==> inputs of exp/garnet <==
==> flow/design.v (excerpt) <==
module vga(clk, rst, reset, btnL, btnR, btnD, vga_h_sync, vga_v_sync, vga_R, vga_G, vga_B);
	input clk, rst, reset, btnL, btnR, btnD;
	output vga_h_sync, vga_v_sync;
	output [2:0] vga_R;
	output [2:0] vga_G;
	output [1:0] vga_B;
	wire inDisplayArea;
	wire [9:0] PixelX;
	wire [9:0] PixelY;
	wire clk_px;
	wire rDisplay, yDisplay, rFinish, yFinish;
	clock clkpx (.clk(clk), .reset(rst), .freq(25000000), .clk_en(clk_px));
	hvsync_generator syncgen(.clk(clk), .reset(rst), .en(clk_px), .vga_h_sync(vga_h_sync), .vga_v_sync(vga_v_sync), 
	.inDisplayArea(inDisplayArea), .CounterX(PixelX), .CounterY(PixelY));
	reg [41:0] red;
	reg [41:0] ylw;
	reg [3:0] col;
	reg [2:0] columnA;
	reg [2:0] columnB;
	reg [2:0] columnC;
	reg [2:0] columnD;
	reg [2:0] columnE;
	reg [2:0] columnF;
	reg [2:0] columnG;
	reg player;
	reg [5:0] coordinate;
	reg [5:0] prev_coordinate;
	reg [2:0] height;
	reg winner;
	reg rw;
	reg yw;
	pieces redpieces (.encoding(red_q), .PixelX(PixelX), .PixelY(PixelY), .display(rDisplay));
	pieces ylwpieces (.encoding(ylw_q), .PixelX(PixelX), .PixelY(PixelY), .display(yDisplay));
	finish rwins (.encoding(red_q), .pos(coordinate_q), .done(rFinish));
	finish ywins (.encoding(ylw_q), .pos(coordinate_q), .done(yFinish));
	reg [2:0] vga_R;
	reg [2:0] vga_G;
	reg [1:0] vga_B;
	always @(posedge clk) begin
		if (rst) begin
			vga_R = 3'b000;
			vga_G = 3'b000;
			vga_B = 2'b00;
		end
		else if(inDisplayArea) begin
			if (PixelX > 145 && PixelX < 495 && PixelY > 40 && PixelY < 90 &&
				(PixelX - 145 > col_q * 50) && (PixelX - 145 < (col_q+1) * 50)) begin
				if (player_q) begin
					vga_R = 3'b111;
					vga_G = 3'b000;
					vga_B = 2'b00;
				end
				else begin
					vga_R = 3'b111;
					vga_G = 3'b111;
					vga_B = 2'b00;
				end
			end
			else if (PixelX >= 145 && PixelX <= 495 && PixelY >= 90 && PixelY <= 390) begin
  ...
make LEC_CHECK=0 ABC_AREA=0 CAP_MARGIN=20 CELL_PAD_IN_SITES_GLOBAL_PLACEMENT=1 CORE_ASPECT_RATIO=1.37 CORE_MARGIN=2 CORE_UTILIZATION=29 CTS_CLUSTER_DIAMETER=297 CTS_CLUSTER_SIZE=17 GPL_ROUTABILITY_DRIVEN=0 GPL_TIMING_DRIVEN=1 MAX_ROUTING_LAYER=met4 MIN_ROUTING_LAYER=met1 PLACE_DENSITY_LB_ADDON=0.15 SETUP_SLACK_MARGIN=3.26 SLEW_MARGIN=5 TNS_END_PERCENT=20 finish   # period 12.4 ns
run.sh (not shown) runs the stock make flow with config.mk's settings and CLKGATE_MAP_FILE=.
==> exp/maple: changes against exp/garnet <==
==> flow/config.mk (replaced) <==
export PLATFORM = sky130hd
export DESIGN_NAME = vga
export DESIGN_NICKNAME = vga
export VERILOG_FILES = /design/flow/design.v
export SDC_FILE = /design/flow/constraint.sdc
export NUM_CORES = 4
export LEC_CHECK = 0
export ABC_AREA = 1
export CAP_MARGIN = 10
export CORE_MARGIN = 2
export CORE_UTILIZATION = 72
export SETUP_SLACK_MARGIN = -0.37
export SLEW_MARGIN = 20
==> flow/constraint.sdc (replaced) <==
create_clock -name core_clock -period 5.53 [get_ports {clk}]
set_input_delay 1.1060 -clock core_clock [delete_from_list [all_inputs] [get_ports {clk}]]
set_output_delay 1.1060 -clock core_clock [all_outputs]
set_load 0.01 [all_outputs]
==> qor summary <==
item	exp/maple	exp/garnet
Outcome	finished with violations	no timing/DRC/antenna violations
Reasons for failing layout checks	negative setup slack	-
RSZ-0062 raised after global routing	true	false
Total inserted antenna cells	1	0
Critical path launch point	syncgen.PixelY[2]$_SDFFE_PP0P_	syncgen.PixelY[1]$_SDFFE_PP0P_
Vias in the first global route	25400	21000
Final non-filler cell total	4267	3762
Worst slack, placed	-1.24 ns	2.85 ns
TNS Setup	-7.57 ns	0 ns
Number of vias in the routed layout	27500	21300
OpenROAD warning count	87	79
Top-area cell share	19.2%	18.6%
Global routing usage on met1	52.7%	22.1%
Slew HR	22.5%	25.3%
Initial Util	73.2%	29.2%
Chip area line of the yosys report	0.0225 mm2	0.0231 mm2
Area post-placement	0.0240 mm2	0.0241 mm2
DRC violation total after the first TritonRoute iteration	4369	1214
